==> inputs of build 68 <==
==> flow/design.v <==
/*verilator lint_off MULTITOP*/
module num_rpad #(
    parameter int IN_WIDTH  = 32,
    parameter int OUT_WIDTH = 32
) (
    input  logic [ IN_WIDTH-1:0] in,
    output logic [OUT_WIDTH-1:0] out
);
  localparam int EXTEND = OUT_WIDTH - IN_WIDTH;
  assign out = {in, {EXTEND{1'b0}}};
endmodule
module num_sneg #(
    parameter int WIDTH = 32
) (
    input  logic signed [WIDTH-1:0] in,
    output logic signed [WIDTH-1:0] out
);
  assign out = -in;
endmodule
module num_sabs #(
    parameter int WIDTH = 32
) (
    input  logic signed [WIDTH-1:0] in,
    output logic signed [WIDTH-1:0] out
);
  assign out = in[WIDTH-1] ? -in : in;
endmodule
module num_min #(
    parameter int WIDTH = 32
) (
    input  logic [WIDTH-1:0] left,
    input  logic [WIDTH-1:0] right,
    output logic [WIDTH-1:0] out
);
  assign out = (left < right) ? left : right;
endmodule
module num_max #(
    parameter int WIDTH = 32
) (
    input  logic [WIDTH-1:0] left,
    input  logic [WIDTH-1:0] right,
    output logic [WIDTH-1:0] out
);
  assign out = (left > right) ? left : right;
endmodule
module num_smin #(
    parameter int WIDTH = 32
) (
    input  logic signed [WIDTH-1:0] left,
    input  logic signed [WIDTH-1:0] right,
    output logic signed [WIDTH-1:0] out
);
  assign out = (left < right) ? left : right;
endmodule
module num_smax #(
    parameter int WIDTH = 32
) (
    input  logic signed [WIDTH-1:0] left,
    input  logic signed [WIDTH-1:0] right,
    output logic signed [WIDTH-1:0] out
);
  assign out = (left > right) ? left : right;
endmodule
module num_ssignbit #(
    parameter int WIDTH = 32
) (
    input logic signed [WIDTH-1:0] in,
    output logic out
);
  assign out = in[WIDTH-1];
endmodule
module num_sadd #(
    parameter int LEFT_WIDTH = 32,
    parameter int LEFT_LSB = 0,
    parameter int RIGHT_WIDTH = 32,
    parameter int RIGHT_LSB = 0,
    parameter int OUT_WIDTH = 33
) (
    input  logic signed [ LEFT_WIDTH-1:0] left,
    input  logic signed [RIGHT_WIDTH-1:0] right,
    output logic signed [  OUT_WIDTH-1:0] out
);
  logic signed [  LEFT_LSB+LEFT_WIDTH-1:0] left_aligned;
  logic signed [RIGHT_LSB+RIGHT_WIDTH-1:0] right_aligned;
  assign left_aligned = {left, {LEFT_LSB{1'b0}}};
  assign right_aligned = {right, {RIGHT_LSB{1'b0}}};
  assign out = left_aligned + right_aligned;
endmodule
module num_smul #(
    parameter int LEFT_WIDTH = 32,
    parameter int RIGHT_WIDTH = 32,
    parameter int OUT_WIDTH = 64,
    parameter int OUT_LSB = 0
) (
    input  logic signed [ LEFT_WIDTH-1:0] left,
    input  logic signed [RIGHT_WIDTH-1:0] right,
    input  logic                          go,
    input  logic                          reset,
    input  logic                          clk,
    output logic signed [  OUT_WIDTH-1:0] out,
    output logic                          done
);
  logic [1:0] done_buffer;
  assign done = done_buffer[1];
  logic signed [       LEFT_WIDTH-1:0] left_tmp;
  logic signed [      RIGHT_WIDTH-1:0] right_tmp;
  logic signed [OUT_LSB+OUT_WIDTH-1:0] out_tmp;
  assign out = out_tmp[OUT_LSB+OUT_WIDTH-1:OUT_LSB];
  always_ff @(posedge clk) begin
    if (go) begin
      done_buffer[0] <= 1;
      done_buffer[1] <= done_buffer[0];
    end else begin
      done_buffer <= 0;
    end
  end
  always_ff @(posedge clk) begin
    if (!reset && go) begin
      left_tmp  <= left;
      right_tmp <= right;
    end else begin
      left_tmp  <= 0;
      right_tmp <= 0;
    end
  end
  always_ff @(posedge clk) begin
    if (reset) begin
      out_tmp <= 0;
    end else if (go) begin
      out_tmp <= left_tmp * right_tmp;
    end else begin
      out_tmp <= out_tmp;
    end
  end
endmodule
module smul_q31 (
    input  logic        clk,
    input  logic        reset,
    input  logic        go,
    input  logic [31:0] left,
    input  logic [31:0] right,
    output logic [31:0] out,
    output logic        done
);
  num_smul #(
      .LEFT_WIDTH (32),
      .RIGHT_WIDTH(32),
      .OUT_WIDTH  (32),
      .OUT_LSB    (31)
  ) mul (
      .left (left),
      .right(right),
      .go   (go),
      .reset(reset),
      .clk  (clk),
      .out  (out),
      .done (done)
  );
endmodule
==> flow/run.sh <==
#!/bin/bash
# the make line also repeats each setting of config.mk as NAME=value (left out here)
make -C /OpenROAD-flow-scripts/flow DESIGN_CONFIG=/design/flow/config.mk WORK_HOME=/design/flow/orfs CLKGATE_MAP_FILE= finish
==> flow/config.mk <==
export PLATFORM = sky130hd
export DESIGN_NAME = smul_q31
export DESIGN_NICKNAME = smul_q31
export VERILOG_FILES = /design/flow/design.v
export SDC_FILE = /design/flow/constraint.sdc
export NUM_CORES = 4
export LEC_CHECK = 0
export CAP_MARGIN = 20
export CORE_ASPECT_RATIO = 0.5
export CORE_MARGIN = 7
export CORE_UTILIZATION = 58
export CTS_CLUSTER_DIAMETER = 168
export CTS_CLUSTER_SIZE = 97
export HOLD_SLACK_MARGIN = 0.2
export PLACE_DENSITY = 0.42
export SETUP_SLACK_MARGIN = 0.65
export SLEW_MARGIN = 20
export TNS_END_PERCENT = 10
==> flow/constraint.sdc <==
create_clock -name core_clock -period 8.0 [get_ports {clk}]
set_input_delay 1.6000 -clock core_clock [delete_from_list [all_inputs] [get_ports {clk}]]
set_output_delay 1.6000 -clock core_clock [all_outputs]
set_load 0.01 [all_outputs]
==> build 69 (differences from build 68) <==
==> flow/config.mk (replaced) <==
export PLATFORM = sky130hd
export DESIGN_NAME = smul_q31
export DESIGN_NICKNAME = smul_q31
export VERILOG_FILES = /design/flow/design.v
export SDC_FILE = /design/flow/constraint.sdc
export NUM_CORES = 4
export LEC_CHECK = 0
export ABC_AREA = 1
export CAP_MARGIN = 25
export CELL_PAD_IN_SITES_DETAIL_PLACEMENT = 1
export CELL_PAD_IN_SITES_GLOBAL_PLACEMENT = 3
export CORE_MARGIN = 6
export CORE_UTILIZATION = 37
export CTS_CLUSTER_SIZE = 52
export GPL_ROUTABILITY_DRIVEN = 1
export HOLD_SLACK_MARGIN = 0.15
export PLACE_DENSITY_LB_ADDON = 0.05
export SETUP_SLACK_MARGIN = 2.5
export SLEW_MARGIN = 40
==> trial 5 (differences from build 68) <==
==> flow/config.mk (replaced) <==
export PLATFORM = sky130hd
export DESIGN_NAME = smul_q31
export DESIGN_NICKNAME = smul_q31
export VERILOG_FILES = /design/flow/design.v
export SDC_FILE = /design/flow/constraint.sdc
export NUM_CORES = 4
export LEC_CHECK = 0
export CAP_MARGIN = 20
export CORE_MARGIN = 2
export CORE_UTILIZATION = 40
export GPL_ROUTABILITY_DRIVEN = 0
export SLEW_MARGIN = 20
export TNS_END_PERCENT = 55
==> flow/constraint.sdc (replaced) <==
create_clock -name core_clock -period 10.5 [get_ports {clk}]
set_input_delay 2.1000 -clock core_clock [delete_from_list [all_inputs] [get_ports {clk}]]
set_output_delay 2.1000 -clock core_clock [all_outputs]
set_load 0.01 [all_outputs]
==> results <==
Trial 5 ran to the end with no violations. Build 69 finished with timing, DRC and antenna clean. Build 68 completed without violations.
Of trial 5 and build 69, build 69 has the higher synthesized cell count (gap 24%, measured against build 69).
Between trial 5 and build 68, the lower hold slack is in trial 5 (gap 0.0079 ns).
Core utilization: build 68 > build 69 > trial 5.
Clock power: trial 5 < build 68 < build 69.
Between build 68 and trial 5, the lower fmax is in trial 5 (gap 17%, measured against trial 5).
Of build 68 and trial 5, build 68 has the higher sequential power (gap 21%, measured against trial 5).
==> figures <==
                                                                                        build 68                 build 69                  trial 5
Filler Cell Count                                                                           5507                    13100                     9290
AND-OR/OR-AND share of the synthesized area                                                3.37%                    1.93%                    3.37%
Power Combinational                                                                      2.12 mW                  3.17 mW                  1.49 mW
Clock slew at the register clock pins of the worst setup and hold paths                  0.08 ns                  0.12 ns                  0.09 ns
Worst endpoint required time                                                             8.29 ns                  8.39 ns                 10.78 ns
Sequential power                                                                        0.592 mW                 0.594 mW                 0.490 mW
OpenROAD warning count                                                                        31                       29                       26
Metal1 wirelength                                                                       39400 um                 66100 um                 47100 um
Reported net switching power                                                             1.49 mW                  2.28 mW                  1.15 mW
Floorplan net count                                                                         5347                     6612                     5347
Result of the run                                                        complete, no violations  complete, no violations  complete, no violations
Share of cell area taken by muxes after synthesis                                         0.443%                       0%                   0.443%
Worst setup endpoint                                                             mul.out_tmp[44]          mul.out_tmp[56]          mul.out_tmp[60]
Post-DR vias/cell                                                                           5.38                     4.63                     4.97
Power is estimated from default activity; no workload was simulated.
